==> run a <==
Design dma_ahb_simple, start of the top module:
module dma_ahb_simple
(
       input   wire          HRESETn
     , input   wire          HCLK
     , input   wire          S_HSEL
     , input   wire  [31:0]  S_HADDR
     , input   wire  [ 1:0]  S_HTRANS
     , input   wire          S_HWRITE
     , input   wire  [ 2:0]  S_HSIZE
     , input   wire  [ 2:0]  S_HBURST
     , input   wire  [31:0]  S_HWDATA
     , output  wire  [31:0]  S_HRDATA
     , output  wire  [ 1:0]  S_HRESP
     , input   wire          S_HREADYin
     , output  wire          S_HREADYout
     , output  wire          IRQ
     , output  wire          M_HBUSREQ
     , input   wire          M_HGRANT
     , output  wire  [31:0]  M_HADDR
     , output  wire  [ 1:0]  M_HTRANS
     , output  wire          M_HWRITE
     , output  wire  [ 2:0]  M_HSIZE
     , output  wire  [ 2:0]  M_HBURST
     , output  wire  [ 3:0]  M_HPROT
     , output  wire  [31:0]  M_HWDATA
     , input   wire  [31:0]  M_HRDATA
     , input   wire  [ 1:0]  M_HRESP
     , input   wire          M_HREADY
);
==> flow/config.mk <==
export PLATFORM = sky130hd
export DESIGN_NAME = dma_ahb_simple
export DESIGN_NICKNAME = dma_ahb_simple
export VERILOG_FILES = /design/flow/design.v
export SDC_FILE = /design/flow/constraint.sdc
export NUM_CORES = 4
export LEC_CHECK = 0
export ABC_AREA = 1
export CAP_MARGIN = 40
export CELL_PAD_IN_SITES_GLOBAL_PLACEMENT = 0
export CORE_MARGIN = 2
export CORE_UTILIZATION = 67
export GPL_ROUTABILITY_DRIVEN = 1
export GPL_TIMING_DRIVEN = 1
export SLEW_MARGIN = 20
==> flow/constraint.sdc <==
create_clock -name core_clock -period 2.91 [get_ports {HCLK}]
set_input_delay 0.5820 -clock core_clock [delete_from_list [all_inputs] [get_ports {HCLK}]]
set_output_delay 0.5820 -clock core_clock [all_outputs]
set_load 0.01 [all_outputs]
run.sh (not shown) runs the stock make flow with config.mk's settings and CLKGATE_MAP_FILE=.
==> run b (differences from run a) <==
- CELL_PAD_IN_SITES_GLOBAL_PLACEMENT: 0 -> 2
- CORE_UTILIZATION: 67 -> 34
- CTS_CLUSTER_SIZE: not set -> 23
- MAX_ROUTING_LAYER: not set -> met4
- PLACE_DENSITY: not set -> 0.78
- SLEW_MARGIN: 20 -> 5
==> flow/constraint.sdc (replaced) <==
create_clock -name core_clock -period 5.76 [get_ports {HCLK}]
set_input_delay 1.1520 -clock core_clock [delete_from_list [all_inputs] [get_ports {HCLK}]]
set_output_delay 1.1520 -clock core_clock [all_outputs]
set_load 0.01 [all_outputs]
==> summary of the runs <==
- In run a the worst hold slack is better than in run b, by 0.021 ns.
- Against run b, the clock power of run a is higher by 81%.
- Of run b and run a, run a has the higher utilization (gap 37 points).
- Of run a and run b, run b has the higher setup slack (gap 1.6 ns).
- Synthesized cell count is the same in run b and run a.
- In run b the first-iteration DRC count is lower than in run a, by 34%.
==> figures <==
|  | run a | run b |
|---|---|---|
| Non-filler instance count after layout | 6555 | 7390 |
| CP startpoint | u_csr.u_csr.csr_num_burst[3] | u_csr.u_csr.csr_ctl_en |
| Met1 usage in global routing | 0.466 | 0.283 |
| P_sw | 6.57 mW | 3.54 mW |
| Outcome | timing/DRC/antenna clean | timing/DRC/antenna clean |
| Launch instance of the worst register-to-register path | u_csr.u_csr.csr_num_burst[3] | u_csr.u_csr.csr_ctl_en |
| Vert. Die Dim | 270 µm | 377 µm |
| Minimum setup slack among reg-to-reg paths | 0.25 ns | 1.88 ns |
| Core Footprint | 0.0700 mm² | 0.138 mm² |
| Area of the multi-input gates | 0.0153 mm² | 0.0154 mm² |
| Levels on crit path | 13 | 10 |
| Shortest clock period the worst path allows after layout | 2.66 ns | 3.88 ns |
| Post-route cell area | 0.0542 mm² | 0.0552 mm² |
| Area of placed instances | 0.0507 mm² | 0.0513 mm² |


==> inputs of 10-07 <==
dma_ahb_simple again, from the RTL that the note above started with.
Settings: LEC_CHECK=0, ABC_AREA=1, CAP_MARGIN=20, CELL_PAD_IN_SITES_DETAIL_PLACEMENT=2, CELL_PAD_IN_SITES_GLOBAL_PLACEMENT=2, CORE_ASPECT_RATIO=0.97, CORE_MARGIN=2, CORE_UTILIZATION=40, CTS_CLUSTER_DIAMETER=366, GPL_ROUTABILITY_DRIVEN=1, MAX_ROUTING_LAYER=met4, MIN_ROUTING_LAYER=met2, SLEW_MARGIN=20; clock period 4.5 ns.
==> 08-03: changes against 10-07 <==
- ABC_AREA: 1 -> not set
- CELL_PAD_IN_SITES_DETAIL_PLACEMENT: 2 -> not set
- CELL_PAD_IN_SITES_GLOBAL_PLACEMENT: 2 -> not set
- CORE_ASPECT_RATIO: 0.97 -> not set
- CORE_UTILIZATION: 40 -> 67
- CTS_CLUSTER_DIAMETER: 366 -> not set
- CTS_CLUSTER_SIZE: not set -> 56
- GPL_ROUTABILITY_DRIVEN: 1 -> not set
- MAX_ROUTING_LAYER: met4 -> not set
- MIN_ROUTING_LAYER: met2 -> not set
==> flow/constraint.sdc (replaced) <==
create_clock -name core_clock -period 1.99 [get_ports {HCLK}]
set_input_delay 0.3980 -clock core_clock [delete_from_list [all_inputs] [get_ports {HCLK}]]
set_output_delay 0.3980 -clock core_clock [all_outputs]
set_load 0.01 [all_outputs]
==> 12-18: changes against 10-07 <==
- ABC_AREA: 1 -> not set
- CELL_PAD_IN_SITES_DETAIL_PLACEMENT: 2 -> not set
- CELL_PAD_IN_SITES_GLOBAL_PLACEMENT: 2 -> not set
- CORE_ASPECT_RATIO: 0.97 -> not set
- CTS_CLUSTER_DIAMETER: 366 -> not set
- GPL_ROUTABILITY_DRIVEN: 1 -> not set
- MAX_ROUTING_LAYER: met4 -> not set
- MIN_ROUTING_LAYER: met2 -> not set
==> flow/constraint.sdc (replaced) <==
create_clock -name core_clock -period 3.35 [get_ports {HCLK}]
set_input_delay 0.6700 -clock core_clock [delete_from_list [all_inputs] [get_ports {HCLK}]]
set_output_delay 0.6700 -clock core_clock [all_outputs]
set_load 0.01 [all_outputs]
==> results <==
|  | 12-18 | 10-07 | 08-03 |
|---|---|---|---|
| Run status | timing/DRC/antenna clean | timing/DRC/antenna clean | stopped before the end |
| Last stage reached | - | - | global routing (5_1_grt) |
| Final-report hold violation count | 0 | 0 | - |
| Clock network power | 11.9 mW | 9.78 mW | - |
| IR drop worst, VDD | 0.000424 V | 0.000373 V | - |
| Clock transition at the registers of the reported paths | 60 ps | 60 ps | - |
| Drt first-iter violations | 2431 | 8446 | - |
| Setup-violating endpoint count in the final report | 0 | 0 | - |
| Register area | 0.0284 mm2 | 0.0284 mm2 | - |
| Core Util at FP | 40.1% | 40.3% | 67.6% |
| Final routed wirelength across all metal layers | 121000 um | 182000 um | - |
| Post-cts sizing count | 0 | 0 | 594 |
| Type of element launching the critical path | flip-flop | flip-flop | - |
| Maximum net fanout on the critical path | 16 | 39 | - |
| Wire length on met3 | 6570 um | 70500 um | - |
| Clock buf/inv share | 6.93% | 6.91% | - |
Power figures rest on the tool's default switching activity, not on a simulated workload.
